<file path="flow/constraint.sdc">
create_clock -name core_clock -period 4.7 [get_ports {CLK}]
set_input_delay 0.9400 -clock core_clock [delete_from_list [all_inputs] [get_ports {CLK}]]
set_output_delay 0.9400 -clock core_clock [all_outputs]
set_load 0.01 [all_outputs]
</file>
<file path="flow/run.sh">
#!/bin/bash
# the make line also repeats each setting of config.mk as NAME=value (left out here)
make -C /OpenROAD-flow-scripts/flow DESIGN_CONFIG=/design/flow/config.mk WORK_HOME=/design/flow/orfs CLKGATE_MAP_FILE= finish
</file>
<file path="flow/design.v">
`timescale 1ns / 1ps
module SelectionOfAvatar(
	input [1:0] mode,
	input [5:0] userID,
	input [1:0] candidate,  
	input CLK,
	input rst,  
	output reg [1:0] ballotBoxId,
	output reg [5:0] numberOfRegisteredVoters,
	output reg [5:0] numberOfVotesWinner,  
	output reg [1:0] WinnerId,
	output reg AlreadyRegistered,
	output reg AlreadyVoted,
	output reg NotRegistered,
	output reg VotingHasNotStarted,
	output reg RegistrationHasEnded
	);
    reg [5:0] registered [0:63];
    reg [5:0] voted [0:63];
    integer i, clock, registeredNum, votedNum;
    integer airV, fireV, waterV, earthV;
	always @(posedge CLK)
	begin
	if (rst) begin
        clock = 0;
		registeredNum = 0;
		votedNum = 0;
		airV = 0;
		fireV = 0;
		waterV = 0;
		earthV = 0;
		for(i=0; i<64; i = i+1) begin
            registered[i]=6'b000000;
            voted[i]=6'b000000;
        end
        ballotBoxId =0;
        numberOfRegisteredVoters=0;
        numberOfVotesWinner=0;
        WinnerId=0;
        AlreadyRegistered=0;
        AlreadyVoted=0;
        NotRegistered=0;
        VotingHasNotStarted=0;
        RegistrationHasEnded=0;
	end
	else begin
		clock=clock+1;
        ballotBoxId =0;
        numberOfRegisteredVoters=0;
        numberOfVotesWinner=0;
        WinnerId=0;
        AlreadyRegistered=0;
        AlreadyVoted=0;
        NotRegistered=0;
        VotingHasNotStarted=0;
        RegistrationHasEnded=0;
        if(clock<=100) begin
            ballotBoxId=userID[5:4];
            if(mode==1) begin
                VotingHasNotStarted=1;
            end
            if(mode==0) begin
                if(registered[userID]==0) begin
                    registered[userID]=1;
                    ballotBoxId=userID[5:4];
                    registeredNum=registeredNum+1;
                end
                else begin 
                    AlreadyRegistered=1;
                    ballotBoxId=userID[5:4];
                end
            end
            numberOfRegisteredVoters=registeredNum;
        end
        else if(clock<=200) begin
            ballotBoxId=userID[5:4];
            numberOfRegisteredVoters=registeredNum;
            if(mode==0) begin
                RegistrationHasEnded=1;
            end
            if(mode==1) begin
                if(registered[userID]==1) begin
                    if(voted[userID]==0)begin
                        voted[userID]=1;
                        if(candidate==0)begin
                            airV=airV+1;
                        end
                        if(candidate==1)begin
                            fireV=fireV+1;
                        end
                        if(candidate==2)begin
                            waterV=waterV+1;
                        end
                        if(candidate==3)begin
                            earthV=earthV+1;
                        end
                    end 
                    else begin
                        AlreadyVoted=1;
                    end   
                end
                else begin
                    NotRegistered=1;
                end
            end    
        end
        else if(clock>200) begin
            numberOfRegisteredVoters=registeredNum;
            numberOfVotesWinner=airV;
            WinnerId=2'b0;
            if (fireV > numberOfVotesWinner) begin
				numberOfVotesWinner = fireV;
				WinnerId = 2'b01;
			end
			if (waterV > numberOfVotesWinner) begin
				numberOfVotesWinner = waterV;
				WinnerId = 2'b10;
			end
			if (earthV> numberOfVotesWinner) begin
				numberOfVotesWinner = earthV;
				WinnerId = 2'b11;
			end
        end
	end
	end
endmodule
</file>
<file path="flow/config.mk">
export PLATFORM = sky130hd
export DESIGN_NAME = SelectionOfAvatar
export DESIGN_NICKNAME = SelectionOfAvatar
export VERILOG_FILES = /design/flow/design.v
export SDC_FILE = /design/flow/constraint.sdc
export NUM_CORES = 4
export LEC_CHECK = 0
export CAP_MARGIN = 20
export CORE_MARGIN = 2
export CORE_UTILIZATION = 72
export CTS_CLUSTER_SIZE = 43
export PLACE_DENSITY = 0.79
export SETUP_SLACK_MARGIN = 0.13
export SLEW_MARGIN = 20
</file>
==> results of run 1 <==
## cell type report
type                            count  area share [%]
Multi-Input combinational cell   1265           49.26
Sequential cell                   289           33.35
Timing Repair Buffer              159           7.964
Clock buffer                       41           4.966
Tap cell                          270           1.946
Inverter                           60           1.326
Clock inverter                     13           1.182
## metrics by stage
step                      power, µW  setup TNS (ns)  utilization [%]  hold WS, ns
after global routing           5440          -2.767            85.52       0.4726
after detailed placement       2803          -5.508            78.82       0.4335
after global placement         2799         -0.8318            78.82       0.4251
after CTS                      5312               0            84.74       0.4494
final                          5326          -1.336            85.52       0.4509
after floorplan                2687               0                -       0.4115
## what timing repair did
| action | CTS | global route |
|---|---|---|
| setup endpoints to repair | 32 | 70 |
| cloned | 1 | 0 |
| gates resized | 17 | 23 |
| pin swaps | 2 | 4 |
| setup buffers | 8 | 5 |
## routing by layer
layer	GRT usage, %	routed length (µm)	vias to the layer above	share of wire [%]
met1	50.37	17710	6952	41
met5	0	0	-	0
met3	5.491	3562	178	8.3
li1	-	-	6706	-
met4	13.71	1663	0	3.9
met2	61.48	20120	837	47
==> flow report, run 1 <==
=====================================================================================
Power dissipated in sequential cells                                          2460 µW
Port Buffers                                                                       32
Critical path data required time                                              5.17 ns
Worst path max stage delay                                                    0.34 ns
Xor and xnor fraction of the mapped netlist area                               1.871%
Count of routing violations after the opening detailed-route iteration           1486
Worst min-delay path class                                               flop to flop
Total via count after detailed routing                                          14670
First-pass GRT wire length                                                   68.54 mm
Post-synth mux share                                                           4.662%
Final number of setup-violating endpoints                                           8
Yosys synthesis warning count                                                       3
Type of the worst setup path                                             flop to flop
Post-route clock skew                                                      0.03242 ns
Power Density                                                            306.8 nW/µm²
Dominant delay contributor by cell family on the critical path           AND-OR/OR-AND gates
Combinational family with the most area after synthesis                  simple AND/OR/NAND/NOR gates
Site row count                                                                     52
Sequential share of power                                                       46.2%
Chip width                                                                   148.2 µm
Core Footprint                                                              20300 µm²
Clock sinks                                                                       289
Per-instance average area after synthesis                                   8.471 µm²
RSZ-0062 raised after global routing                                              yes
Start point of the critical path                                         airV[1]$_SDFFE_PP0P_
Reg area                                                                     5791 µm²
Total Wirelength                                                             43.06 mm
Cell type of the slowest stage on the worst timing path                  sky130_fd_sc_hd__mux2_4
Number of inserted diodes                                                           0
Remaining routing DRC violations                                                    0
Post-synth regs                                                                   289
Final instance count without filler cells                                        2097
Leading power group                                                             clock
Placer Congestion                                                              0.9271
Ys cells                                                                         1768
Gate count after technology mapping                                              1768
Initial antenna violation count                                                     0
Endpoint kind of the worst setup timing path                                     flop
Switching share of power                                                       22.93%
Cell depth of the worst hold path                                                   2
Launch point of the worst reg-to-reg path                                airV[1]$_SDFFE_PP0P_
Die extent in y                                                              148.2 µm
Number of nets at floorplan                                                      1805
Reg-to-reg setup timing slack                                                -0.30 ns
Initial standard-cell utilization of the core                                  73.78%
Area of the synthesized netlist per yosys stat                              14980 µm²
Layout filler cell count                                                         1130
CTS tree                                                                          yes
Detail Route Antenna Nets                                                           0
Share of the synthesized area in the top cell type                             38.63%
Reported clock group power                                                    2560 µW
Total Routing Usage GR                                                         37.40%
Vias in the first global route                                                  13680
DP HPWL                                                                      26.68 mm
Post-synthesis instance area                                                14980 µm²
Proportion of power drawn by combinational gates                                 5.7%
Number of buffers and inverters on the critical path                                2
Fin area                                                                    17360 µm²
Sequential cell area fraction in the yosys report                              38.63%
Largest net degree at the start of global routing                                 116
Total gr overflow                                                                   0
Most common cell in the synthesized netlist                              sky130_fd_sc_hd__dfxtp_1
Clock root buffer                                                        sky130_fd_sc_hd__clkbuf_16
Type of origin of the critical path                                              flop
Logic depth of the worst setup path including buffers                              27
Count of library flops with an enable pin                                           0
Layout area overhead                                                           15.91%
Most frequent cells after synthesis                                      sky130_fd_sc_hd__dfxtp_1, sky130_fd_sc_hd__nand2_1, sky130_fd_sc_hd__nor2_1
Reg-to-Reg End                                                           numberOfVotesWinner[3]$_SDFF_PP0_
IO Count                                                                           33
Remaining max-slew budget at the tightest pin                                  38.59%
Number of buffers added by the clock tree synthesis step                           30
Min setup slack post-route                                                 -0.3009 ns
Internal power of the cells                                                   4104 µW
Final slew viol count                                                               0
Switching power summed over all nets                                          1221 µW
Number of warnings in the stage logs                                               33
Unique cell types                                                                  79
Fraction of the cycle the final worst path needs                               106.4%
Leakage power figure                                                      0.006224 µW
Post-detailed-route via-to-cell ratio                                           6.997
Timing endpoint of the critical path                                     numberOfVotesWinner[3]$_SDFF_PP0_
Largest fanout on the critical path                                                 5
Launch point of the worst hold path                                      voted[34][0]$_SDFFE_PP0P_
Post-synth top area cell                                                 sky130_fd_sc_hd__dfxtp_1
Maximum level of the CTS H-tree                                                     1
Aoi/oai-family share of the synthesized area                                   20.42%
Leading cell types by total area after synthesis                         sky130_fd_sc_hd__dfxtp_1, sky130_fd_sc_hd__nand2_1, sky130_fd_sc_hd__o2bb2ai_1, sky130_fd_sc_hd__o41ai_1, sky130_fd_sc_hd__nor2_1
Main flop type                                                           sky130_fd_sc_hd__dfxtp_1
Failing layout criteria                                                  setup timing
Wire per inst                                                                20.53 µm
Arrival time at the worst endpoint                                            5.47 ns
Result of the run                                                        finished with violations
Worst Hold Path EP                                                       voted[34][0]$_SDFFE_PP0P_
Post-route minimum period                                                    5.001 ns
Post-placement cell count                                                        2029
Area used by multi-input combinational logic                                 8552 µm²
Worst skew pair latency                                                       0.57 ns
Initial DRT Pass Iterations                                                         5
Final hold violation count                                                          0
Maximum clock frequency                                                    0.2000 GHz
Number of max-cap violations                                                        0
Power drawn by the combinational cells                                         304 µW
Transition at the pin with the smallest max-transition slack                0.9212 ns
Placed instance area                                                        16000 µm²
Clk pin slew, worst setup/hold paths                                          0.06 ns
FA/HA/MAJ Cells, Area Fraction                                                 2.089%
Area of the die                                                             21970 µm²
Async set-reset flop share out of synthesis                                        0%
Placement Setup Slack                                                      -0.1796 ns
Simple share                                                                   26.60%
Worst reg-to-reg path cell count                                                   27
Max IR drop VDD                                                           0.0002837 V
Clock network power share                                                       48.1%
Count of hold-fix buffers inserted at cts                                           0
CTS max path bufs                                                                   3
Number of nets at the end of the flow                                            1842
=====================================================================================
==> inputs of run 2 (changes only) <==
CORE_UTILIZATION = 24   (was 72)
CTS_CLUSTER_SIZE = not set   (was 43)
PLACE_DENSITY = not set   (was 0.79)
SETUP_SLACK_MARGIN = not set   (was 0.13)
clock period = 6.7 ns   (was 4.7 ns; I/O delays follow)
==> run 2 against run 1 <==
Net effect: now clean on timing, DRC and antenna; critical path depth up 1; flip-flop count did not move; combinational power shrank 35%; cell area down 0.53%; die size rose to 2.9 times the previous value; utilization decreased by 58 points; global-route usage shrank 25 points; sequential share of layout area is 0.15 points higher; clock skew down 0.0018 ns; count of clock-buffer cells in the layout rose by 9; hold slack worse by 0.0013 ns; critical path type unchanged; largest power group unchanged.
==> flow report, run 2 <==
=====================================================================================
Result of the run                                                        finished clean
Dominant delay contributor by cell family on the critical path           AND-OR/OR-AND gates
Clock network power share                                                       51.0%   +2.9 points
Core Footprint                                                              61710 µm²   +200%
Final total negative setup slack                                                 0 ns   +1.336 ns
Xor and xnor fraction of the mapped netlist area                               1.871%   unchanged
Final instance count without filler cells                                        2590   +24%
Number of nets at the end of the flow                                            1765   -4.2%
Unique cell types                                                                  79   unchanged
DP HPWL                                                                      27.99 mm   +4.9%
CTS max path bufs                                                                   3   unchanged
Post-synth regs                                                                   289   unchanged
Initial antenna violation count                                                     0   unchanged
Switching share of power                                                       23.46%   +0.53 points
Worst Hold Path EP                                                       voted[34][0]$_SDFFE_PP0P_
Area of the synthesized netlist per yosys stat                              14980 µm²   unchanged
Final hold violation count                                                          0   unchanged
IO Count                                                                           33   unchanged
Placer Congestion                                                              0.9015   -2.8%
Per-instance average area after synthesis                                   8.471 µm²   unchanged
Remaining max-slew budget at the tightest pin                                  27.27%   -11 points
Die extent in y                                                              253.8 µm   +71%
Total Wirelength                                                             42.41 mm   -1.5%
Internal power of the cells                                                   3004 µW   -27%
Maximum level of the CTS H-tree                                                     2   +1
Most frequent cells after synthesis                                      sky130_fd_sc_hd__dfxtp_1, sky130_fd_sc_hd__nand2_1, sky130_fd_sc_hd__nor2_1
Switching power summed over all nets                                         920.9 µW   -25%
Port Buffers                                                                       32   unchanged
Number of buffers added by the clock tree synthesis step                           36   +20%
Power drawn by the combinational cells                                         198 µW   -35%
Sum of internal, switching and leakage power                                  3925 µW   -26%
Area of the die                                                             64420 µm²   +190%
Sequential share of power                                                       44.0%   -2.2 points
Power dissipated in sequential cells                                          1730 µW   -30%
RSZ-0062 raised after global routing                                               no
Wire per inst                                                                16.38 µm   -20%
Total gr overflow                                                                   0   unchanged
Post-synth mux share                                                           4.662%   unchanged
Share of the synthesized area in the top cell type                             38.63%   unchanged
Type of origin of the critical path                                              flop
Critical path data required time                                              7.14 ns   +1.97 ns
Type of the worst setup path                                             flop to flop
Post-cts gate resize count                                                          0   -17
Post-synthesis instance area                                                14980 µm²   unchanged
Sequential cell area fraction in the yosys report                              38.63%   unchanged
Site row count                                                                     91   +75%
Worst skew pair latency                                                       0.55 ns   -0.02 ns
Yosys synthesis warning count                                                       3   unchanged
Leakage power figure                                                      0.005744 µW   -7.7%
Post-CTS setup buffer count                                                         0   -8
Reg-to-reg setup timing slack                                                 0.85 ns   +1.15 ns
Launch point of the worst hold path                                      voted[34][0]$_SDFFE_PP0P_
Timing endpoint of the critical path                                     numberOfVotesWinner[1]$_SDFF_PP0_
FA/HA/MAJ Cells, Area Fraction                                                 2.089%   unchanged
Aoi/oai-family share of the synthesized area                                   20.42%   unchanged
Post-synth top area cell                                                 sky130_fd_sc_hd__dfxtp_1
Count of hold-fix buffers inserted at cts                                           0   unchanged
Remaining routing DRC violations                                                    0   unchanged
Total Routing Usage GR                                                         12.86%   -25 points
Clock sinks                                                                       289   unchanged
Number of nets at floorplan                                                      1805   unchanged
Leading cell types by total area after synthesis                         sky130_fd_sc_hd__dfxtp_1, sky130_fd_sc_hd__nand2_1, sky130_fd_sc_hd__o2bb2ai_1, sky130_fd_sc_hd__o41ai_1, sky130_fd_sc_hd__nor2_1
Count of routing violations after the opening detailed-route iteration           1008   -32%
Clock root buffer                                                        sky130_fd_sc_hd__clkbuf_16
Layout area overhead                                                           15.30%
Post-detailed-route via-to-cell ratio                                           5.283   -24%
Vias in the first global route                                                  12760   -6.7%
Combinational family with the most area after synthesis                  simple AND/OR/NAND/NOR gates
Cell depth of the worst hold path                                                   2   unchanged
Final slew viol count                                                               0   unchanged
Maximum clock frequency                                                    0.1708 GHz   -15%
Transition at the pin with the smallest max-transition slack                 1.089 ns   +0.1676 ns
First-pass GRT wire length                                                   68.08 mm   -0.68%
Fraction of the cycle the final worst path needs                               87.37%   -19 points
Number of inserted diodes                                                           0   unchanged
Worst reg-to-reg path cell count                                                   28   +3.7%
Reported clock group power                                                    2000 µW   -22%
Worst path max stage delay                                                    0.53 ns   +0.19 ns
Number of warnings in the stage logs                                               27   -18%
Cell type of the slowest stage on the worst timing path                  sky130_fd_sc_hd__o21ai_1
Ys cells                                                                         1768   unchanged
Async set-reset flop share out of synthesis                                        0%   unchanged
Start point of the critical path                                         airV[1]$_SDFFE_PP0P_
Post-route clock skew                                                      0.03058 ns   -0.001840 ns
Proportion of power drawn by combinational gates                                 5.1%   -0.6 points
Post-route minimum period                                                    5.854 ns   +0.8529 ns
Initial DRT Pass Iterations                                                         5   unchanged
Count of library flops with an enable pin                                           0   unchanged
Logic depth of the worst setup path including buffers                              28   +3.7%
Simple share                                                                   26.60%   unchanged
Chip width                                                                   253.8 µm   +71%
Post-placement cell count                                                        2527   +25%
Reg-to-Reg End                                                           numberOfVotesWinner[1]$_SDFF_PP0_
Most common cell on crit path                                            sky130_fd_sc_hd__o21ai_0
Power Density                                                            227.3 nW/µm²   -26%
Leading power group                                                             clock
Launch point of the worst reg-to-reg path                                airV[1]$_SDFFE_PP0P_
Arrival time at the worst endpoint                                            6.30 ns   +0.83 ns
Max IR drop VDD                                                           0.0002120 V   -25%
Number of buffers and inverters on the critical path                                3   +1
Largest fanout on the critical path                                                13   +8
Worst min-delay path class                                               flop to flop
Detail Route Antenna Nets                                                           0   unchanged
Clk pin slew, worst setup/hold paths                                          0.06 ns   about the same
Number of max-cap violations                                                        0   unchanged
Main flop type                                                           sky130_fd_sc_hd__dfxtp_1
Final number of setup-violating endpoints                                           0   -8
Initial standard-cell utilization of the core                                  24.27%   -50 points
Largest net degree at the start of global routing                                  99   -15%
Gate count after technology mapping                                              1768   unchanged
CTS tree                                                                          yes
Total via count after detailed routing                                          13680   -6.7%
Endpoint kind of the worst setup timing path                                     flop
Most common cell in the synthesized netlist                              sky130_fd_sc_hd__dfxtp_1
=====================================================================================
[run 2: routing by layer]
| layer | track usage [%] | vias up | wire (µm) |
|---|---|---|---|
| met1 | 16.98 | 6634 | 19290 |
| li1 | - | 6568 | - |
| met2 | 20.61 | 392 | 19230 |
| met4 | 4.353 | 0 | 1151 |
| met5 | 0 | - | 0 |
| met3 | 2.878 | 90 | 2744 |
[run 2: area by class of cell]
cell class / count / area (µm²)
fillers: 6676 / 44440
multi-input cells: 1264 / 8338
flip-flops and latches: 289 / 5786
well taps: 837 / 1047
clock buffers: 50 / 1025
repair buffers: 77 / 655.6
inverters: 60 / 230.2
clock inverters: 13 / 186.4
[run 2: per-stage QoR]
step	setup slack (ns)	area, µm²	utilization (%)	hold slack (ns)
2_1_floorplan	1.602	14980	-	0.4115
4_1_cts	0.7834	17270	27.98	0.4477
6_report	0.8462	17270	27.98	0.4496
5_1_grt	0.3413	17270	27.98	0.4676
3_5_place_dp	0.6653	16050	26.01	0.4320
3_3_place_gp	0.7253	16050	26.01	0.4224
==> inputs of run 3 (changes only) <==
ABC_AREA = 1   (was not set)
CORE_UTILIZATION = 68   (was 24)
CTS_CLUSTER_SIZE = 21   (was not set)
SETUP_SLACK_MARGIN = 0.71   (was not set)
clock period = 3.17 ns   (was 6.7 ns; I/O delays follow)
==> run 3 against run 2 <==
Net effect: synthesized cell count increased by 37%; the flow now stops in 5_1_grt; die size decreased by 62%; area after synthesis rose by 5.0%.
==> flow report, run 3 <==
=======================================================================
Post-synth top area cell                                   sky130_fd_sc_hd__dfxtp_1
Chip width                                                     156.1 µm   -39%
Error msg                                                  [ERROR DPL-0038] Utilization greater than 100%, impossible to legalize
Die extent in y                                                156.1 µm   -39%
Post-synth regs                                                     289   unchanged
Result of the run                                          aborted with a tool error
Ys cells                                                           2417   +37%
DP HPWL                                                        31.19 mm   +11%
Main flop type                                             sky130_fd_sc_hd__dfxtp_1
Async set-reset flop share out of synthesis                          0%   unchanged
Unique cell types                                                    37   -53%
Initial standard-cell utilization of the core                    69.44%   +45 points
CTS max path bufs                                                     3   unchanged
Last stage reached                                              5_1_grt
Port Buffers                                                         32   unchanged
Per-instance average area after synthesis                     6.505 µm²   -23%
Core Footprint                                                22640 µm²   -63%
Combinational family with the most area after synthesis    simple AND/OR/NAND/NOR gates
Clock sinks                                                         289   unchanged
Count of library flops with an enable pin                             0   unchanged
Simple share                                                     39.96%   +13 points
Xor and xnor fraction of the mapped netlist area                 5.571%   +3.7 points
Site row count                                                       55   -40%
Area of the synthesized netlist per yosys stat                15720 µm²   +5.0%
Most frequent cells after synthesis                        sky130_fd_sc_hd__nand2_1, sky130_fd_sc_hd__dfxtp_1, sky130_fd_sc_hd__nor2_1
Aoi/oai-family share of the synthesized area                     7.409%   -13 points
Post-synth mux share                                                 0%   -4.7 points
FA/HA/MAJ Cells, Area Fraction                                   1.989%   -0.099 points
Maximum level of the CTS H-tree                                       1   -1
Share of the synthesized area in the top cell type               36.80%   -1.8 points
Post-placement cell count                                          2856   +13%
Placer Congestion                                                0.9567   +6.1%
Most common cell in the synthesized netlist                sky130_fd_sc_hd__nand2_1
Number of buffers added by the clock tree synthesis step             31   -14%
IO Count                                                             33   unchanged
Count of hold-fix buffers inserted at cts                             0   unchanged
Leading cell types by total area after synthesis           sky130_fd_sc_hd__dfxtp_1, sky130_fd_sc_hd__nand2_1, sky130_fd_sc_hd__nor2_1, sky130_fd_sc_hd__a21oi_1, sky130_fd_sc_hd__nand4_1
Clock root buffer                                          sky130_fd_sc_hd__clkbuf_16
Number of nets at floorplan                                        2454   +36%
Yosys synthesis warning count                                         3   unchanged
Post-synthesis instance area                                  15720 µm²   +5.0%
Area of the die                                               24350 µm²   -62%
Sequential cell area fraction in the yosys report                36.80%   -1.8 points
Gate count after technology mapping                                2417   +37%
=======================================================================
## run 3: timing repair
action                                 CTS
setup endpoints to repair              257
pin swaps                               93
endpoints found under the hold margin    0
cloned                                  38
resized                                389
setup buffers                           80
## run 3: per-stage QoR
step                hold slack (ns)  setup WS, ns  area (µm²)  total power (µW)
floorplan                    0.4262       -0.9135       15780              3890
global placement             0.4353        -1.163       17850              4040
detailed placement           0.4396        -1.337       17850              4047
CTS                          0.4486        -1.073       21980              7792
==> inputs of run 4 (changes only) <==
CAP_MARGIN = 40   (was 20)
CORE_UTILIZATION = 72   (was 68)
CTS_CLUSTER_SIZE = 15   (was 21)
HOLD_SLACK_MARGIN = 0.29   (was not set)
PLACE_DENSITY = 0.79   (was not set)
SETUP_SLACK_MARGIN = -0.29   (was 0.71)
clock period = 4.03 ns   (was 3.17 ns; I/O delays follow)
==> run 4 against run 3 <==
Net effect: the layout now fails its checks (setup timing); die size down 5.4%; area after synthesis unchanged; synthesized cell count unchanged.
==> flow report, run 4 <==
=====================================================================================
Internal power of the cells                                                   4744 µW
Switching share of power                                                       22.15%
Worst Hold Path EP                                                       registered[59][0]$_SDFFE_PP0P_
Chip width                                                                   151.8 µm   -2.7%
Worst min-delay path class                                               flop to flop
Reg area                                                                     5791 µm²
Wire per inst                                                                15.86 µm
Area used by multi-input combinational logic                                 8864 µm²
Total gr overflow                                                                   0
Final instance count without filler cells                                        2796
Max IR drop VDD                                                           0.0004532 V
Post-synth top area cell                                                 sky130_fd_sc_hd__dfxtp_1
Vias in the first global route                                                  15110
Initial standard-cell utilization of the core                                  72.72%   +3.3 points
Xor and xnor fraction of the mapped netlist area                               5.571%   unchanged
Post-synthesis instance area                                                15720 µm²   unchanged
Sequential cell area fraction in the yosys report                              36.80%   unchanged
Maximum clock frequency                                                    0.2299 GHz
Port Buffers                                                                       32   unchanged
Total Routing Usage GR                                                         36.88%
Sum of internal, switching and leakage power                                  6095 µW
Type of origin of the critical path                                              flop
Cell type of the slowest stage on the worst timing path                  sky130_fd_sc_hd__or4_4
Reported clock group power                                                    3010 µW
Critical path data required time                                              4.52 ns
Per-instance average area after synthesis                                   6.505 µm²   unchanged
Power Density                                                            334.6 nW/µm²
Clock sinks                                                                       289   unchanged
IO Count                                                                           33   unchanged
Aoi/oai-family share of the synthesized area                                   7.409%   unchanged
Remaining max-slew budget at the tightest pin                                  37.75%
Placement Setup Slack                                                      -0.3627 ns   +0.9743 ns
Most frequent cells after synthesis                                      sky130_fd_sc_hd__nand2_1, sky130_fd_sc_hd__dfxtp_1, sky130_fd_sc_hd__nor2_1
Number of nets at floorplan                                                      2454   unchanged
Post-route clock skew                                                      0.02536 ns
Result of the run                                                        finished with violations
Initial DRT Pass Iterations                                                         8
Clk pin slew, worst setup/hold paths                                          0.07 ns
Worst path max stage delay                                                    0.54 ns
CTS max path bufs                                                                   3   unchanged
Leading cell types by total area after synthesis                         sky130_fd_sc_hd__dfxtp_1, sky130_fd_sc_hd__nand2_1, sky130_fd_sc_hd__nor2_1, sky130_fd_sc_hd__a21oi_1, sky130_fd_sc_hd__nand4_1
Number of nets at the end of the flow                                            2531
CTS tree                                                                          yes
Number of warnings in the stage logs                                               32
Yosys synthesis warning count                                                       3   unchanged
Ys cells                                                                         2417   unchanged
RSZ-0062 raised after global routing                                              yes
Number of buffers added by the clock tree synthesis step                           30   -3.2%
Count of library flops with an enable pin                                           0   unchanged
Failing layout criteria                                                  setup timing
Count of hold-fix buffers inserted at cts                                           0   unchanged
Final slew viol count                                                               0
Post-placement cell count                                                        2739   -4.1%
Clock network power share                                                       49.4%
Largest net degree at the start of global routing                                 204
Count of routing violations after the opening detailed-route iteration           1540
Async set-reset flop share out of synthesis                                        0%   unchanged
Area of the synthesized netlist per yosys stat                              15720 µm²   unchanged
Post-synth regs                                                                   289   unchanged
Post-synth mux share                                                               0%   unchanged
Post-route minimum period                                                    4.350 ns
Power drawn by the combinational cells                                         212 µW
Sequential share of power                                                       47.1%
Most common cell on crit path                                            sky130_fd_sc_hd__nand2_2
Area of the die                                                             23040 µm²   -5.4%
Layout area overhead                                                           15.86%
Remaining routing DRC violations                                                    0
Die extent in y                                                              151.8 µm   -2.7%
Fraction of the cycle the final worst path needs                               108.0%
Launch point of the worst reg-to-reg path                                fireV[23]$_SDFFE_PP0P_
Placed instance area                                                        16890 µm²   -5.3%
Type of the worst setup path                                             flop to flop
Layout filler cell count                                                         1372
Launch point of the worst hold path                                      registered[59][0]$_SDFFE_PP0P_
Min setup slack post-route                                                 -0.3204 ns
Unique cell types                                                                  37   unchanged
Dominant delay contributor by cell family on the critical path           simple AND/OR/NAND/NOR gates
Leakage power figure                                                      0.007219 µW
DP HPWL                                                                      29.51 mm   -5.4%
Total Wirelength                                                             44.36 mm
Site row count                                                                     54   -1.8%
Final hold violation count                                                          0
Fin area                                                                    18220 µm²
Final Hold Slack                                                            0.4485 ns
Power dissipated in sequential cells                                          2870 µW
Gate count after technology mapping                                              2417   unchanged
Final number of setup-violating endpoints                                           8
Number of buffers and inverters on the critical path                                7
Simple share                                                                   39.96%   unchanged
Number of max-cap violations                                                        0
Placer Congestion                                                               1.008   +5.4%
Initial antenna violation count                                                     0
Worst reg-to-reg path cell count                                                   25
Start point of the critical path                                         fireV[23]$_SDFFE_PP0P_
Largest fanout on the critical path                                                 7
Core Footprint                                                              21620 µm²   -4.5%
Worst skew pair latency                                                       0.58 ns
Clock root buffer                                                        sky130_fd_sc_hd__clkbuf_16
Total via count after detailed routing                                          16510
Arrival time at the worst endpoint                                            4.84 ns
Combinational family with the most area after synthesis                  simple AND/OR/NAND/NOR gates
Timing endpoint of the critical path                                     WinnerId[1]$_SDFF_PP0_
Endpoint kind of the worst setup timing path                                     flop
Most common cell in the synthesized netlist                              sky130_fd_sc_hd__nand2_1
Detail Route Antenna Nets                                                           0
Leading power group                                                             clock
Post-detailed-route via-to-cell ratio                                           5.905
Logic depth of the worst setup path including buffers                              25
Cell depth of the worst hold path                                                   2
Maximum level of the CTS H-tree                                                     1   unchanged
FA/HA/MAJ Cells, Area Fraction                                                 1.989%   unchanged
Proportion of power drawn by combinational gates                                 3.5%
First-pass GRT wire length                                                   70.26 mm
Switching power summed over all nets                                          1350 µW
Main flop type                                                           sky130_fd_sc_hd__dfxtp_1
Reg-to-Reg End                                                           WinnerId[1]$_SDFF_PP0_
Number of inserted diodes                                                           0
Share of the synthesized area in the top cell type                             36.80%   unchanged
Reg-to-reg setup timing slack                                                -0.32 ns
Transition at the pin with the smallest max-transition slack                0.9338 ns
=====================================================================================
run 4: cell type report:
class / instances / share of cell area (%)
Clock buffer: 37 / 4.485
Clock inverter: 17 / 1.415
Inverter: 222 / 4.574
Multi-Input combinational cell: 1814 / 48.66
Sequential cell: 289 / 31.79
Tap cell: 280 / 1.923
Timing Repair Buffer: 137 / 7.157
run 4: stage by stage:
stage / utilization [%] / setup TNS [ns]
after floorplan: - / -1.998
after global placement: 78.01 / -1.286
after detailed placement: 78.14 / -2.630
after CTS: 83.22 / -1.832
after global routing: 84.25 / -4.493
final: 84.25 / -2.398
run 4: per-layer routing:
layer	up-vias	wire (µm)	GRT usage (%)
met3	157	3274	6.467
met2	756	21490	63.06
li1	7961	-	-
met5	-	0	0
met1	7637	18030	46.68
met4	0	1558	13.52
run 4: timing repair:
action | CTS | global route
resized | 7 | 49
pin swaps | 2 | 27
setup endpoints to repair | 8 | 8
buffers inserted | 0 | 4
==> inputs of run 5 (changes only) <==
CAP_MARGIN = 20   (was 40)
CELL_PAD_IN_SITES_DETAIL_PLACEMENT = 1   (was not set)
CELL_PAD_IN_SITES_GLOBAL_PLACEMENT = 2   (was not set)
CORE_ASPECT_RATIO = 1.23   (was not set)
CORE_UTILIZATION = 51   (was 72)
CTS_CLUSTER_DIAMETER = 97   (was not set)
CTS_CLUSTER_SIZE = 36   (was 15)
GPL_ROUTABILITY_DRIVEN = 1   (was not set)
GPL_TIMING_DRIVEN = 1   (was not set)
HOLD_SLACK_MARGIN = not set   (was 0.29)
MAX_ROUTING_LAYER = met4   (was not set)
MIN_ROUTING_LAYER = met1   (was not set)
PLACE_DENSITY = not set   (was 0.79)
PLACE_DENSITY_LB_ADDON = 0.17   (was not set)
SETUP_SLACK_MARGIN = 1.31   (was -0.29)
TNS_END_PERCENT = 80   (was not set)
clock period = 5.8 ns   (was 4.03 ns; I/O delays follow)
==> run 5 against run 4 <==
Net effect: area after synthesis unchanged; die size increased by 40%; the flow now stops in 3_1_place_gp_skip_io; synthesized cell count unchanged.
==> flow report, run 5 <==
======================================================================
Async set-reset flop share out of synthesis                         0%   unchanged
Combinational family with the most area after synthesis   simple AND/OR/NAND/NOR gates
Count of library flops with an enable pin                            0   unchanged
Number of nets at floorplan                                       2454   unchanged
Chip width                                                    162.3 µm   +6.9%
Die extent in y                                               198.7 µm   +31%
Ys cells                                                          2417   unchanged
Post-synth top area cell                                  sky130_fd_sc_hd__dfxtp_1
Post-synth mux share                                                0%   unchanged
Per-instance average area after synthesis                    6.505 µm²   unchanged
Leading cell types by total area after synthesis          sky130_fd_sc_hd__dfxtp_1, sky130_fd_sc_hd__nand2_1, sky130_fd_sc_hd__nor2_1, sky130_fd_sc_hd__a21oi_1, sky130_fd_sc_hd__nand4_1
Main flop type                                            sky130_fd_sc_hd__dfxtp_1
Result of the run                                         aborted with a tool error
Post-synth regs                                                    289   unchanged
Simple share                                                    39.96%   unchanged
Xor and xnor fraction of the mapped netlist area                5.571%   unchanged
Aoi/oai-family share of the synthesized area                    7.409%   unchanged
Area of the synthesized netlist per yosys stat               15720 µm²   unchanged
Post-synthesis instance area                                 15720 µm²   unchanged
Core Footprint                                               30470 µm²   +41%
Gate count after technology mapping                               2417   unchanged
Error msg                                                 [ERROR FLW-0024] Place density exceeds 1.0 (current PLACE_DENSITY_LB_ADDON =  0.17). Please check if the value of  PLACE_DENSITY_LB_ADDON is between 0 and 0.99.
Most frequent cells after synthesis                       sky130_fd_sc_hd__nand2_1, sky130_fd_sc_hd__dfxtp_1, sky130_fd_sc_hd__nor2_1
FA/HA/MAJ Cells, Area Fraction                                  1.989%   unchanged
Most common cell in the synthesized netlist               sky130_fd_sc_hd__nand2_1
Area of the die                                              32260 µm²   +40%
Yosys synthesis warning count                                        3   unchanged
Unique cell types                                                   37   unchanged
Initial standard-cell utilization of the core                   51.60%   -21 points
Site row count                                                      71   +31%
Last stage reached                                        3_1_place_gp_skip_io
Share of the synthesized area in the top cell type              36.80%   unchanged
Sequential cell area fraction in the yosys report               36.80%   unchanged
======================================================================
==> inputs of run 6 (changes only) <==
ABC_AREA = 0   (was 1)
CELL_PAD_IN_SITES_GLOBAL_PLACEMENT = 0   (was 2)
CORE_ASPECT_RATIO = not set   (was 1.23)
CORE_UTILIZATION = 25   (was 51)
CTS_CLUSTER_DIAMETER = 37   (was 97)
CTS_CLUSTER_SIZE = 51   (was 36)
GPL_ROUTABILITY_DRIVEN = 0   (was 1)
GPL_TIMING_DRIVEN = 0   (was 1)
MAX_ROUTING_LAYER = met5   (was met4)
PLACE_DENSITY_LB_ADDON = 0.27   (was 0.17)
SETUP_SLACK_MARGIN = 1.74   (was 1.31)
SLEW_MARGIN = 10   (was 20)
TNS_END_PERCENT = not set   (was 80)
clock period = 8.78 ns   (was 5.8 ns; I/O delays follow)
==> run 6 against run 5 <==
Net effect: now clean on timing, DRC and antenna; synthesized cell count is 27% lower; area after synthesis fell by 4.7%; die size increased by 92%.
==> flow report, run 6 <==
=====================================================================================
Maximum level of the CTS H-tree                                                     2
Largest net degree at the start of global routing                                  17
Main flop type                                                           sky130_fd_sc_hd__dfxtp_1
Share of the synthesized area in the top cell type                             38.63%   +1.8 points
Port Buffers                                                                       28
Clock network power share                                                       60.6%
Launch point of the worst hold path                                      voted[27][0]$_SDFFE_PP0P_
Area of the die                                                             61880 µm²   +92%
Switching share of power                                                       25.57%
Post-route clock skew                                                      0.03889 ns
Leading cell types by total area after synthesis                         sky130_fd_sc_hd__dfxtp_1, sky130_fd_sc_hd__nand2_1, sky130_fd_sc_hd__o2bb2ai_1, sky130_fd_sc_hd__o41ai_1, sky130_fd_sc_hd__nor2_1
Number of buffers added by the clock tree synthesis step                           60
Layout area overhead                                                           22.12%
Reported clock group power                                                    2290 µW
Type of the worst setup path                                             primary input to flop
Worst min-delay path class                                               flop to flop
Max IR drop VDD                                                           0.0001420 V
Post-placement cell count                                                        2570
Count of library flops with an enable pin                                           0   unchanged
Launch point of the worst reg-to-reg path                                airV[1]$_SDFFE_PP0P_
Worst Hold Path EP                                                       voted[27][0]$_SDFFE_PP0P_
Final slew viol count                                                               0
Die extent in y                                                              248.8 µm   +25%
CTS tree                                                                          yes
Clock sinks                                                                       289
Placement Setup Slack                                                        1.256 ns
Initial standard-cell utilization of the core                                  25.33%   -26 points
Logic depth of the worst setup path including buffers                              16
Vias in the first global route                                                  15340
Number of buffers and inverters on the critical path                                7
Per-instance average area after synthesis                                   8.471 µm²   +30%
Largest fanout on the critical path                                                10
Number of nets at the end of the flow                                            1898
Timing endpoint of the critical path                                     registered[61][0]$_SDFFE_PP0P_
Worst skew pair latency                                                       0.64 ns
Total Routing Usage GR                                                         17.74%
CTS max path bufs                                                                   3
Internal power of the cells                                                   2815 µW
Reg-to-reg setup timing slack                                                 2.48 ns
Power dissipated in sequential cells                                          1320 µW
Power Density                                                            206.8 nW/µm²
Leakage power figure                                                      0.006185 µW
Count of routing violations after the opening detailed-route iteration            953
Leading power group                                                             clock
Transition at the pin with the smallest max-transition slack                0.9539 ns
Total via count after detailed routing                                          14860
Critical path data required time                                              9.27 ns
Remaining max-slew budget at the tightest pin                                  35.51%
Aoi/oai-family share of the synthesized area                                   20.42%   +13 points
Post-synth top area cell                                                 sky130_fd_sc_hd__dfxtp_1
Post-synth mux share                                                           4.662%   +4.7 points
RSZ-0062 raised after global routing                                               no
Unique cell types                                                                  79   +110%
Post-route minimum period                                                    6.821 ns
IO Count                                                                           33
Proportion of power drawn by combinational gates                                 4.6%
Post-synthesis instance area                                                14980 µm²   -4.7%
Worst path max stage delay                                                    0.61 ns
Initial antenna violation count                                                     1
Most common cell in the synthesized netlist                              sky130_fd_sc_hd__dfxtp_1
Final number of setup-violating endpoints                                           0
FA/HA/MAJ Cells, Area Fraction                                                 2.089%   +0.099 points
Remaining routing DRC violations                                                    0
Fraction of the cycle the final worst path needs                               77.69%
Ys cells                                                                         1768   -27%
Worst reg-to-reg path cell count                                                   28
Chain of cells forming the critical path                                 clkdlybuf4s50_1 -> clkbuf_1 -> clkbuf_1 -> clkbuf_2 -> nand4b_1 -> nor2_1 -> a2111oi_0 -> nand4_1 -> a2111o_1 -> nor2_1 -> o221ai_1 -> clkbuf_1 -> or2_2 -> clkbuf_1 -> clkbuf_1 -> o2bb2ai_1
Power drawn by the combinational cells                                         172 µW
Detail Route Antenna Nets                                                           0
Type of origin of the critical path                                      primary input
Chip width                                                                   248.8 µm   +53%
Area of the synthesized netlist per yosys stat                              14980 µm²   -4.7%
Final total negative setup slack                                                 0 ns
Start point of the critical path                                            userID[5]
Simple share                                                                   26.60%   -13 points
Dominant delay contributor by cell family on the critical path           buffers and inverters
Site row count                                                                     89   +25%
Combinational family with the most area after synthesis                  simple AND/OR/NAND/NOR gates
Clk pin slew, worst setup/hold paths                                          0.05 ns
Final hold violation count                                                          0
Post-detailed-route via-to-cell ratio                                           5.537
Most common cell on crit path                                            sky130_fd_sc_hd__clkbuf_1
Number of warnings in the stage logs                                               27
Sequential share of power                                                       34.9%
Number of inserted diodes                                                           0
Sequential cell area fraction in the yosys report                              38.63%   +1.8 points
Reg-to-Reg End                                                           numberOfVotesWinner[5]$_SDFF_PP0_
Result of the run                                                        finished clean
Layout filler cell count                                                         6923
Number of max-cap violations                                                        0
DP HPWL                                                                      39.57 mm
Yosys synthesis warning count                                                       3   unchanged
Core Footprint                                                              59130 µm²   +94%
Endpoint kind of the worst setup timing path                                     flop
Switching power summed over all nets                                         967.3 µW
Clock root buffer                                                        sky130_fd_sc_hd__clkbuf_16
Arrival time at the worst endpoint                                            7.31 ns
Async set-reset flop share out of synthesis                                        0%   unchanged
Min setup slack post-route                                                   1.959 ns
Wire per inst                                                                20.84 µm
Cell depth of the worst hold path                                                   2
Maximum clock frequency                                                    0.1466 GHz
Number of nets at floorplan                                                      1805   -26%
Total gr overflow                                                                   0
Cell type of the slowest stage on the worst timing path                  sky130_fd_sc_hd__o221ai_1
Gate count after technology mapping                                              1768   -27%
First-pass GRT wire length                                                   88.38 mm
Initial DRT Pass Iterations                                                         5
Final instance count without filler cells                                        2684
Xor and xnor fraction of the mapped netlist area                               1.871%   -3.7 points
Post-synth regs                                                                   289   unchanged
Total Wirelength                                                             55.93 mm
Most frequent cells after synthesis                                      sky130_fd_sc_hd__dfxtp_1, sky130_fd_sc_hd__nand2_1, sky130_fd_sc_hd__nor2_1
=====================================================================================
-- run 6: per-stage QoR --
step	total power, µW	hold slack [ns]	area [µm²]	utilization, %
after detailed placement	1513	0.4387	16240	27.47
after global routing	3891	0.4735	18290	30.93
after global placement	1509	0.4305	16220	27.44
after floorplan	1438	0.4115	14980	-
final	3782	0.4516	18290	30.93
after CTS	3810	0.4527	18280	30.91
-- run 6: cell type report --
type | instances | area [µm²] | area share [%]
Multi-Input combinational cell | 1264 | 8339 | 45.59
Sequential cell | 289 | 5786 | 31.63
Clock buffer | 70 | 1599 | 8.743
Tap cell | 773 | 967.2 | 5.288
Buffer | 155 | 635.6 | 3.475
Clock inverter | 42 | 437.9 | 2.394
Timing Repair Buffer | 31 | 300.3 | 1.642
Inverter | 60 | 225.2 | 1.231
-- run 6: what timing repair did --
action,4_1_cts,5_1_grt
hold buffers,0,0
gates resized,0,2
buffers inserted,0,0
endpoints found under the setup margin,0,10
-- run 6: metal layers --
| metal | routed length, µm | track usage, % | part of all wire [%] | vias to the layer above |
|---|---|---|---|---|
| li1 | - | - | - | 6873 |
| met1 | 24350 | 22.29 | 44 | 7365 |
| met2 | 25620 | 29.00 | 46 | 443 |
| met3 | 3377 | 3.793 | 6.0 | 178 |
| met4 | 2574 | 8.208 | 4.6 | 2 |
| met5 | 10 | 0 | 0.018 | - |
==> inputs of run 7 (changes only) <==
ABC_AREA = 1   (was 0)
CELL_PAD_IN_SITES_DETAIL_PLACEMENT = not set   (was 1)
CELL_PAD_IN_SITES_GLOBAL_PLACEMENT = 1   (was 0)
CORE_ASPECT_RATIO = 0.83   (was not set)
CORE_MARGIN = 8   (was 2)
CORE_UTILIZATION = 40   (was 25)
CTS_CLUSTER_DIAMETER = not set   (was 37)
CTS_CLUSTER_SIZE = 24   (was 51)
GPL_TIMING_DRIVEN = not set   (was 0)
MAX_ROUTING_LAYER = not set   (was met5)
PLACE_DENSITY_LB_ADDON = 0.15   (was 0.27)
SETUP_SLACK_MARGIN = -0.12   (was 1.74)
SLEW_MARGIN = 25   (was 10)
clock period = 6.0 ns   (was 8.78 ns; I/O delays follow)
==> run 7 against run 6 <==
Net effect: area after synthesis up 5.0%; cell count grew 9.7%; hold slack got worse by 0.0027 ns; critical path type is now flop to flop; utilization grew 14 points; sequential power rose by 46%; die size fell by 26%; synthesized cell count up 37%; sequential share of layout area increased by 1.3 points; routed wire length shrank 22%; global-route usage increased by 1.0 points.
==> flow report, run 7 <==
=====================================================================================
Result of the run                                                        finished clean
Post-synth regs                                                                   289   unchanged
Remaining max-slew budget at the tightest pin                                  42.04%   +6.5 points
Timing endpoint of the critical path                                     numberOfVotesWinner[4]$_SDFF_PP0_
Fraction of the cycle the final worst path needs                               92.12%   +14 points
Post-route minimum period                                                    5.527 ns
Maximum clock frequency                                                    0.1809 GHz
Dominant delay contributor by cell family on the critical path           simple AND/OR/NAND/NOR gates
Worst reg-to-reg path cell count                                                   25   -11%
Worst path max stage delay                                                    0.57 ns   -0.04 ns
Total Routing Usage GR                                                         18.76%   +1.0 points
Wire per inst                                                                14.76 µm   -29%
Remaining routing DRC violations                                                    0   unchanged
Power Density                                                            242.5 nW/µm²   +17%
Clock root buffer                                                        sky130_fd_sc_hd__clkbuf_16
Layout area overhead                                                           11.64%
Launch point of the worst reg-to-reg path                                fireV[20]$_SDFFE_PP0P_
Launch point of the worst hold path                                      registered[59][0]$_SDFFE_PP0P_
Cell type of the slowest stage on the worst timing path                  sky130_fd_sc_hd__a21oi_1
Number of buffers and inverters on the critical path                                5   -2
Leading power group                                                             clock
Max IR drop VDD                                                           0.0001734 V   +22%
Detailed-routing wirelength on met1                                          22.24 mm   -8.7%
Post-route clock skew                                                      0.02377 ns   -0.01512 ns
First-pass GRT wire length                                                   72.28 mm   -18%
Worst min-delay path class                                               flop to flop
Final hold violation count                                                          0   unchanged
Per-instance average area after synthesis                                   6.505 µm²   -23%
Transition at the pin with the smallest max-transition slack                0.8694 ns   -0.08445 ns
Final total negative setup slack                                                 0 ns   unchanged
Initial standard-cell utilization of the core                                  40.34%   +15 points
Chip width                                                                   233.6 µm   -6.1%
Count of routing violations after the opening detailed-route iteration           1032   +8.3%
Type of origin of the critical path                                              flop
Count of hold-fix buffers inserted at cts                                           0   unchanged
Gate count after technology mapping                                              2417   +37%
CTS max path bufs                                                                   3   unchanged
Logic depth of the worst setup path including buffers                              25   +9
Most common cell on crit path                                            sky130_fd_sc_hd__nand2_1
Worst Hold Path EP                                                       registered[59][0]$_SDFFE_PP0P_
Xor and xnor fraction of the mapped netlist area                               5.571%   +3.7 points
Total Wirelength                                                             43.47 mm   -22%
Endpoint kind of the worst setup timing path                                     flop
Switching share of power                                                       22.31%   -3.3 points
Area of the synthesized netlist per yosys stat                              15720 µm²   +5.0%
Sequential share of power                                                       45.3%   +10 points
Final slew viol count                                                               0   unchanged
Reported clock group power                                                    2200 µW   -4%
Met2 Wirelength                                                              18.53 mm   -28%
Die extent in y                                                              196.6 µm   -21%
Site row count                                                                     66   -26%
Core Footprint                                                              38980 µm²   -34%
CTS tree                                                                          yes
Number of nets at floorplan                                                      2454   +36%
Final number of setup-violating endpoints                                           0   unchanged
Share of the synthesized area in the top cell type                             36.80%   -1.8 points
Ys cells                                                                         2417   +37%
Post-synthesis instance area                                                15720 µm²   +5.0%
RSZ-0062 raised after global routing                                               no
Post-synth mux share                                                               0%   -4.7 points
Worst skew pair latency                                                       0.53 ns   -0.11 ns
Unique cell types                                                                  37   -53%
Start point of the critical path                                         fireV[20]$_SDFFE_PP0P_
Final instance count without filler cells                                        2945   +9.7%
Post-CTS setup buffer count                                                         0   unchanged
Aoi/oai-family share of the synthesized area                                   7.409%   -13 points
Leakage power figure                                                      0.006749 µW   +9.1%
Routed wl met3                                                               1.750 mm   -48%
Critical path data required time                                              6.39 ns   -2.88 ns
Async set-reset flop share out of synthesis                                        0%   unchanged
Post-cts gate resize count                                                          0   unchanged
Power dissipated in sequential cells                                          1930 µW   +46%
Most common cell in the synthesized netlist                              sky130_fd_sc_hd__nand2_1
Clock sinks                                                                       289   unchanged
Total gr overflow                                                                   0   unchanged
IO Count                                                                           33   unchanged
Port Buffers                                                                       32   +14%
Post-detailed-route via-to-cell ratio                                           5.096   -8.0%
Maximum level of the CTS H-tree                                                     2   unchanged
Switching power summed over all nets                                         949.7 µW   -1.8%
Reg-to-Reg End                                                           numberOfVotesWinner[4]$_SDFF_PP0_
Yosys synthesis warning count                                                       3   unchanged
Post-placement cell count                                                        2884   +12%
Vias in the first global route                                                  14230   -7.3%
Combinational family with the most area after synthesis                  simple AND/OR/NAND/NOR gates
Simple share                                                                   39.96%   +13 points
Most frequent cells after synthesis                                      sky130_fd_sc_hd__nand2_1, sky130_fd_sc_hd__dfxtp_1, sky130_fd_sc_hd__nor2_1
Largest net degree at the start of global routing                                 101   +84
Arrival time at the worst endpoint                                            5.92 ns   -1.39 ns
Clock network power share                                                       51.6%   -9.0 points
Number of warnings in the stage logs                                               29   +7.4%
Final Hold Slack                                                            0.4488 ns   -0.002736 ns
Initial DRT Pass Iterations                                                         5   unchanged
Leading cell types by total area after synthesis                         sky130_fd_sc_hd__dfxtp_1, sky130_fd_sc_hd__nand2_1, sky130_fd_sc_hd__nor2_1, sky130_fd_sc_hd__a21oi_1, sky130_fd_sc_hd__nand4_1
Power drawn by the combinational cells                                         129 µW   -25%
DP HPWL                                                                      30.11 mm   -24%
Highest routing layer actually used                                              met4
Count of library flops with an enable pin                                           0   unchanged
Sum of internal, switching and leakage power                                  4257 µW   +13%
Detail Route Antenna Nets                                                           0   unchanged
Proportion of power drawn by combinational gates                                 3.0%   -1.6 points
Main flop type                                                           sky130_fd_sc_hd__dfxtp_1
FA/HA/MAJ Cells, Area Fraction                                                 1.989%   -0.099 points
Area of the die                                                             45930 µm²   -26%
Internal power of the cells                                                   3307 µW   +17%
Largest fanout on the critical path                                                12   +2
Type of the worst setup path                                             flop to flop
Cell depth of the worst hold path                                                   2   unchanged
Clk pin slew, worst setup/hold paths                                          0.06 ns   about the same
Number of inserted diodes                                                           0   unchanged
Post-synth top area cell                                                 sky130_fd_sc_hd__dfxtp_1
Number of nets at the end of the flow                                            2447   +29%
Number of buffers added by the clock tree synthesis step                           34   -43%
Initial antenna violation count                                                     0   -1
Sequential cell area fraction in the yosys report                              36.80%   -1.8 points
Total via count after detailed routing                                          15010   +1.0%
Number of max-cap violations                                                        0   unchanged
Reg-to-reg setup timing slack                                                 0.47 ns   -2.01 ns
=====================================================================================
==> run 7: final cells by class <==
type / count / area, µm²
Timing Repair Buffer: 49 / 465.4
Multi-Input combinational cell: 1814 / 8642
Inverter: 222 / 833.3
Clock inverter: 14 / 217.7
Fill cell: 4048 / 21420
Tap cell: 510 / 638.1
Clock buffer: 47 / 970.9
Sequential cell: 289 / 5786
==> run 7: routing by layer <==
metal  vias to the layer above  global-route usage, %
met2                       312                  29.58
met3                        58                  2.343
li1                       7805                      -
met1                      6834                  26.69
met4                         0                  5.146
met5                         -                      0
==> run 7: stage by stage <==
step	instance area (µm²)	utilization, %	setup slack (ns)
floorplan	15720	-	1.465
global placement	16360	41.97	0.7591
detailed placement	16360	41.97	0.5632
CTS	17550	45.02	0.5456
global route	17550	45.03	0.008960
finish	17550	45.03	0.4725
==> inputs of run 8 (changes only) <==
CELL_PAD_IN_SITES_GLOBAL_PLACEMENT = not set   (was 1)
CORE_ASPECT_RATIO = not set   (was 0.83)
CORE_MARGIN = 2   (was 8)
CORE_UTILIZATION = 56   (was 40)
CTS_CLUSTER_SIZE = not set   (was 24)
GPL_ROUTABILITY_DRIVEN = not set   (was 0)
MIN_ROUTING_LAYER = not set   (was met1)
PLACE_DENSITY_LB_ADDON = not set   (was 0.15)
SETUP_SLACK_MARGIN = not set   (was -0.12)
SLEW_MARGIN = 20   (was 25)
clock period = 3.23 ns   (was 6.0 ns; I/O delays follow)
==> run 8 against run 7 <==
Net effect: now fails the layout checks on setup timing; first-iteration DRC count grew 35%; largest cell class unchanged; die size down 36%; sequential share of layout area decreased by 3.4 points.
==> flow report, run 8 <==
=====================================================================================
Result of the run                                                        finished with violations
Failing layout criteria                                                  setup timing
Worst Hold Path EP                                                       registered[57][0]$_SDFFE_PP0P_
Final hold violation count                                                          0   unchanged
Post-synth top area cell                                                 sky130_fd_sc_hd__dfxtp_1
Chip width                                                                   171.6 µm   -27%
Switching share of power                                                       22.58%   +0.26 points
Detail Route Antenna Nets                                                           0   unchanged
Reg-to-Reg End                                                           numberOfVotesWinner[4]$_SDFF_PP0_
Proportion of power drawn by combinational gates                                 4.2%   +1.2 points
Unique cell types                                                                  37   unchanged
Switching power summed over all nets                                          1736 µW   +83%
Worst min-delay path class                                               flop to flop
Cell depth of the worst hold path                                                   2   unchanged
Endpoint kind of the worst setup timing path                                     flop
Arrival time at the worst endpoint                                            4.68 ns   -1.24 ns
Total Wirelength                                                             44.41 mm   +2.2%
Cell type of the slowest stage on the worst timing path                  sky130_fd_sc_hd__nor4_4
Layout area overhead                                                           24.65%
Placement Setup Slack                                                       -1.277 ns   -1.840 ns
Most common cell in the synthesized netlist                              sky130_fd_sc_hd__nand2_1
CTS max path bufs                                                                   3   unchanged
Combinational family with the most area after synthesis                  simple AND/OR/NAND/NOR gates
Total via count after detailed routing                                          16410   +9.4%
Largest net degree at the start of global routing                                 203   +100%
Leading cell types by total area after synthesis                         sky130_fd_sc_hd__dfxtp_1, sky130_fd_sc_hd__nand2_1, sky130_fd_sc_hd__nor2_1, sky130_fd_sc_hd__a21oi_1, sky130_fd_sc_hd__nand4_1
Power Density                                                            392.4 nW/µm²   +62%
Type of the worst setup path                                             flop to flop
Internal power of the cells                                                   5955 µW   +80%
Min setup slack post-route                                                  -1.067 ns   -1.540 ns
Worst skew pair latency                                                       0.52 ns   about the same
Power dissipated in sequential cells                                          3590 µW   +86%
Max IR drop VDD                                                           0.0004230 V   +140%
Number of buffers and inverters on the critical path                                6   +1
Clock network power share                                                       49.2%   -2.4 points
Logic depth of the worst setup path including buffers                              26   +4.0%
Type of origin of the critical path                                              flop
Reported clock group power                                                    3780 µW   +72%
Ys cells                                                                         2417   unchanged
Sequential cell area fraction in the yosys report                              36.80%   unchanged
Timing endpoint of the critical path                                     numberOfVotesWinner[4]$_SDFF_PP0_
Post-detailed-route via-to-cell ratio                                           5.419   +6.3%
Most frequent cells after synthesis                                      sky130_fd_sc_hd__nand2_1, sky130_fd_sc_hd__dfxtp_1, sky130_fd_sc_hd__nor2_1
First-pass GRT wire length                                                   71.73 mm   -0.75%
Count of hold-fix buffers inserted at cts                                           0   unchanged
Sequential share of power                                                       46.6%   +1.3 points
Area of the synthesized netlist per yosys stat                              15720 µm²   unchanged
Reg-to-reg setup timing slack                                                -1.07 ns   -1.54 ns
CTS tree                                                                          yes
Number of warnings in the stage logs                                               34   +17%
Die extent in y                                                              171.6 µm   -13%
Post-synth regs                                                                   289   unchanged
Number of inserted diodes                                                           0   unchanged
Vias in the first global route                                                  15050   +5.8%
Post-route minimum period                                                    4.297 ns   -1.230 ns
Yosys synthesis warning count                                                       3   unchanged
Fraction of the cycle the final worst path needs                               133.0%   +41 points
Simple share                                                                   39.96%   unchanged
Maximum level of the CTS H-tree                                                     2   unchanged
Maximum clock frequency                                                    0.2327 GHz   +29%
Clock root buffer                                                        sky130_fd_sc_hd__clkbuf_16
Post-route clock skew                                                      0.01754 ns   -0.006227 ns
Leakage power figure                                                      0.007995 µW   +18%
Final total negative setup slack                                            -8.413 ns   -8.413 ns
IO Count                                                                           33   unchanged
Largest fanout on the critical path                                                 8   -4
Worst path max stage delay                                                    0.34 ns   -0.23 ns
Site row count                                                                     61   -7.6%
Post-synth mux share                                                               0%   unchanged
Xor and xnor fraction of the mapped netlist area                               5.571%   unchanged
DP HPWL                                                                      30.61 mm   +1.7%
Layout filler cell count                                                         2432   -40%
Core Footprint                                                              27710 µm²   -29%
Wire per inst                                                                14.66 µm   -0.68%
Main flop type                                                           sky130_fd_sc_hd__dfxtp_1
Total Routing Usage GR                                                         29.43%   +11 points
Worst reg-to-reg path cell count                                                   26   +4.0%
Count of library flops with an enable pin                                           0   unchanged
Clk pin slew, worst setup/hold paths                                          0.06 ns   about the same
Gate count after technology mapping                                              2417   unchanged
FA/HA/MAJ Cells, Area Fraction                                                 1.989%   unchanged
Launch point of the worst hold path                                      registered[57][0]$_SDFFE_PP0P_
Number of nets at floorplan                                                      2454   unchanged
Power drawn by the combinational cells                                         322 µW   +150%
Transition at the pin with the smallest max-transition slack                0.9698 ns   +0.1003 ns
Final number of setup-violating endpoints                                           8   +8
Count of routing violations after the opening detailed-route iteration           1390   +35%
Launch point of the worst reg-to-reg path                                fireV[15]$_SDFFE_PP0P_
Per-instance average area after synthesis                                   6.505 µm²   unchanged
Total gr overflow                                                                   0   unchanged
Critical path data required time                                              3.61 ns   -2.78 ns
Remaining routing DRC violations                                                    0   unchanged
Aoi/oai-family share of the synthesized area                                   7.409%   unchanged
Leading power group                                                             clock
Number of buffers added by the clock tree synthesis step                           35   +2.9%
Number of nets at the end of the flow                                            2664   +8.9%
Initial DRT Pass Iterations                                                         5   unchanged
Initial antenna violation count                                                     0   unchanged
Final slew viol count                                                               0   unchanged
Remaining max-slew budget at the tightest pin                                  35.35%   -6.7 points
Placer Congestion                                                              0.9368
Number of max-cap violations                                                        0   unchanged
Dominant delay contributor by cell family on the critical path           simple AND/OR/NAND/NOR gates
Clock sinks                                                                       289   unchanged
Async set-reset flop share out of synthesis                                        0%   unchanged
Port Buffers                                                                       32   unchanged
Share of the synthesized area in the top cell type                             36.80%   unchanged
RSZ-0062 raised after global routing                                              yes
Area of the die                                                             29430 µm²   -36%
Initial standard-cell utilization of the core                                  56.75%   +16 points
Start point of the critical path                                         fireV[15]$_SDFFE_PP0P_
Post-synthesis instance area                                                15720 µm²   unchanged
=====================================================================================
==> run 8: through the flow <==
step	utilization [%]	power, µW	cell area, µm²	std cells	hold slack (ns)
floorplan	-	3817	15770	2417	0.4262
global placement	65.18	3969	18060	2959	0.4357
detailed placement	65.18	3972	18060	2959	0.4392
CTS	69.62	7737	19290	3023	0.4486
global route	70.74	7904	19600	3029	0.4606
finish	70.74	7691	19600	3029	0.4495
==> run 8: layer usage <==
layer  vias up  part of all wire [%]  routed length [µm]  GRT usage, %
met5         -                     0                   0             0
met4         0                   2.8                1253         9.359
met3       104                   5.0                2222         3.244
met2       464                    46               20600         49.64
met1      7625                    46               20330         39.43
li1       8220                     -                   -             -
==> run 8: timing repair <==
action / CTS / global route
gates cloned: 0 / 2
resized: 25 / 66
setup buffers: 3 / 4
endpoints found under the setup margin: 68 / 244
pin swaps: 12 / 13
==> run 8: final cells by class <==
| type | count | area [µm²] | share of cell area, % |
|---|---|---|---|
| Tap cell | 378 | 473.0 | 2.413 |
| Timing Repair Buffer | 264 | 2396 | 12.23 |
| Clock buffer | 51 | 1016 | 5.184 |
| Multi-Input combinational cell | 1815 | 8989 | 45.87 |
| Sequential cell | 289 | 5792 | 29.55 |
| Clock inverter | 10 | 88.84 | 0.4533 |
| Inverter | 222 | 843.3 | 4.303 |
==> inputs of run 9 (changes only) <==
ABC_AREA = not set   (was 1)
CORE_UTILIZATION = 50   (was 56)
CTS_CLUSTER_SIZE = 43   (was not set)
SETUP_SLACK_MARGIN = 0.04   (was not set)
clock period = 3.17 ns   (was 3.23 ns; I/O delays follow)
==> run 9 against run 8 <==
Net effect: still fails the layout checks on setup timing; critical endpoint is now numberOfVotesWinner[5]$_SDFF_PP0_; combinational power is 150% higher; sequential share of layout area fell by 5.8 points; largest cell class unchanged; clock skew is 0.011 ns higher; largest power group unchanged; worst setup slack got worse by 0.61 ns; cell area up 25%; via count is 0.76% higher; routed wire length grew 27%; cell count is 14% lower.
==> flow report, run 9 <==
=====================================================================================
Result of the run                                                        finished with violations
Failing layout criteria                                                  setup timing
Sequential share of power                                                       42.3%   -4.3 points
Post-synth top area cell                                                 sky130_fd_sc_hd__dfxtp_1
Most common cell on crit path                                            sky130_fd_sc_hd__o21ai_2
CTS tree                                                                          yes
Wire per inst                                                                21.62 µm   +47%
Leakage power figure                                                      0.009944 µW   +24%
Transition at the pin with the smallest max-transition slack                0.8299 ns   -0.1399 ns
Worst skew pair latency                                                       0.52 ns   about the same
Max IR drop VDD                                                           0.0003808 V   -10%
Count of hold-fix buffers inserted at cts                                           0   unchanged
Post-synthesis instance area                                                14980 µm²   -4.7%
Post-synth mux share                                                           4.662%   +4.7 points
Final slew viol count                                                               0   unchanged
Largest net degree at the start of global routing                                 122   -40%
Post-synth regs                                                                   289   unchanged
Initial antenna violation count                                                     0   unchanged
Critical path data required time                                              3.61 ns   about the same
Sequential cell area fraction in the yosys report                              38.63%   +1.8 points
Final number of setup-violating endpoints                                         239   +231
Number of inserted diodes                                                           0   unchanged
Post-route minimum period                                                    4.842 ns   +0.5451 ns
Switching share of power                                                       24.38%   +1.8 points
Start point of the critical path                                         airV[1]$_SDFFE_PP0P_
Number of nets at the end of the flow                                            2232   -16%
Power Density                                                            350.9 nW/µm²   -11%
Internal power of the cells                                                   6506 µW   +9.3%
Initial standard-cell utilization of the core                                  50.67%   -6.1 points
First-pass GRT wire length                                                   85.35 mm   +19%
FA/HA/MAJ Cells, Area Fraction                                                 2.089%   +0.099 points
Layout area overhead                                                           63.71%
Util after Layout                                                              82.95%   +12 points
Reported clock group power                                                    4170 µW   +10%
Xor and xnor fraction of the mapped netlist area                               1.871%   -3.7 points
Fraction of the cycle the final worst path needs                               152.7%   +20 points
Count of library flops with an enable pin                                           0   unchanged
Worst path max stage delay                                                    0.34 ns   about the same
Type of the worst setup path                                             flop to flop
Ys cells                                                                         1768   -27%
Final hold violation count                                                          0   unchanged
Number of max-cap violations                                                        0   unchanged
Most frequent cells after synthesis                                      sky130_fd_sc_hd__dfxtp_1, sky130_fd_sc_hd__nand2_1, sky130_fd_sc_hd__nor2_1
Clk pin slew, worst setup/hold paths                                          0.06 ns   about the same
Core Footprint                                                              29560 µm²   +6.7%
Maximum clock frequency                                                    0.2065 GHz   -11%
Clock root buffer                                                        sky130_fd_sc_hd__clkbuf_16
IO Count                                                                           33   unchanged
Placer Congestion                                                              0.9441   +0.78%
Largest fanout on the critical path                                                 6   -2
Detail Route Antenna Nets                                                           0   unchanged
Switching power summed over all nets                                          2097 µW   +21%
Reg-to-reg setup timing slack                                                -1.67 ns   -0.61 ns
Total Wirelength                                                             56.39 mm   +27%
RSZ-0062 raised after global routing                                              yes
Aoi/oai-family share of the synthesized area                                   20.42%   +13 points
Leading cell types by total area after synthesis                         sky130_fd_sc_hd__dfxtp_1, sky130_fd_sc_hd__nand2_1, sky130_fd_sc_hd__o2bb2ai_1, sky130_fd_sc_hd__o41ai_1, sky130_fd_sc_hd__nor2_1
Remaining routing DRC violations                                                    0   unchanged
Per-instance average area after synthesis                                   8.471 µm²   +30%
Number of nets at floorplan                                                      1805   -26%
Leading power group                                                             clock
Number of warnings in the stage logs                                               34   unchanged
Vias in the first global route                                                  15950   +6.0%
Site row count                                                                     63   +3.3%
Initial DRT Pass Iterations                                                         6   +1
Total Routing Usage GR                                                         33.53%   +4.1 points
Endpoint kind of the worst setup timing path                                     flop
Worst min-delay path class                                               flop to flop
CTS max path bufs                                                                   3   unchanged
Min setup slack post-route                                                  -1.672 ns   -0.6051 ns
Worst reg-to-reg path cell count                                                   28   +7.7%
Die extent in y                                                              177.1 µm   +3.2%
Async set-reset flop share out of synthesis                                        0%   unchanged
Launch point of the worst reg-to-reg path                                airV[1]$_SDFFE_PP0P_
Clock sinks                                                                       289   unchanged
Timing endpoint of the critical path                                     numberOfVotesWinner[5]$_SDFF_PP0_
Post-detailed-route via-to-cell ratio                                           6.341   +17%
DP HPWL                                                                      31.20 mm   +1.9%
Unique cell types                                                                  79   +110%
Post-route clock skew                                                      0.02858 ns   +0.01104 ns
Reg-to-Reg End                                                           numberOfVotesWinner[5]$_SDFF_PP0_
Remaining max-slew budget at the tightest pin                                  44.67%   +9.3 points
Power drawn by the combinational cells                                         792 µW   +150%
Area of the synthesized netlist per yosys stat                              14980 µm²   -4.7%
Cell type of the slowest stage on the worst timing path                  sky130_fd_sc_hd__dfxtp_2
Combinational family with the most area after synthesis                  simple AND/OR/NAND/NOR gates
Main flop type                                                           sky130_fd_sc_hd__dfxtp_1
Launch point of the worst hold path                                      voted[33][0]$_SDFFE_PP0P_
Total gr overflow                                                                   0   unchanged
Cell depth of the worst hold path                                                   2   unchanged
Share of the synthesized area in the top cell type                             38.63%   +1.8 points
Area of the die                                                             31350 µm²   +6.5%
Number of buffers and inverters on the critical path                                3   -3
Type of origin of the critical path                                              flop
Final Hold Slack                                                            0.4586 ns   +0.009098 ns
Total via count after detailed routing                                          16540   +0.76%
Gate count after technology mapping                                              1768   -27%
Proportion of power drawn by combinational gates                                 9.2%   +5.0 points
Worst Hold Path EP                                                       voted[33][0]$_SDFFE_PP0P_
Count of routing violations after the opening detailed-route iteration           1519   +9.3%
Dominant delay contributor by cell family on the critical path           AND-OR/OR-AND gates
Most common cell in the synthesized netlist                              sky130_fd_sc_hd__dfxtp_1
Arrival time at the worst endpoint                                            5.28 ns   +0.60 ns
Simple share                                                                   26.60%   -13 points
Port Buffers                                                                       32   unchanged
Power dissipated in sequential cells                                          3640 µW   +1%
Clock network power share                                                       48.5%   -0.7 points
Chip width                                                                   177.1 µm   +3.2%
Logic depth of the worst setup path including buffers                              28   +7.7%
Number of buffers added by the clock tree synthesis step                           35   unchanged
Yosys synthesis warning count                                                       3   unchanged
Maximum level of the CTS H-tree                                                     2   unchanged
=====================================================================================
==> run 9: timing repair <==
| item | CTS | global route |
|---|---|---|
| setup endpoints to repair | 254 | 253 |
| resized | 311 | 223 |
| buffers inserted | 100 | 50 |
| pin swaps | 88 | 82 |
| gates cloned | 30 | 2 |
==> run 9: final cells by class <==
class	instances	area, µm²
well taps	390	488.0
multi-input cells	1274	11660
flip-flops and latches	289	5817
clock buffers	51	1059
repair buffers	535	5137
clock inverters	9	123.9
inverters	60	232.7
fillers	1696	5041
==> run 9: through the flow <==
stage	cell area, µm²	instances	power, µW	setup slack (ns)	setup TNS [ns]
floorplan	16800	1768	4060	-1.371	-57.43
global placement	19230	2390	4295	-1.507	-279.98
CTS	23080	2577	8518	-1.605	-77.06
global route	24520	2608	8800	-1.828	-103.81
detailed placement	19230	2390	4299	-1.696	-291.93
finish	24520	2608	8604	-1.672	-80.74
==> run 9: routing by layer <==
| layer | track usage [%] | up-vias | wire [µm] |
|---|---|---|---|
| li1 | - | 7539 | - |
| met1 | 43.65 | 8087 | 23230 |
| met2 | 55.29 | 715 | 27020 |
| met3 | 4.811 | 196 | 3716 |
| met4 | 14.57 | 0 | 2417 |
| met5 | 0 | - | 0 |
Power is estimated from default activity; no workload was simulated.
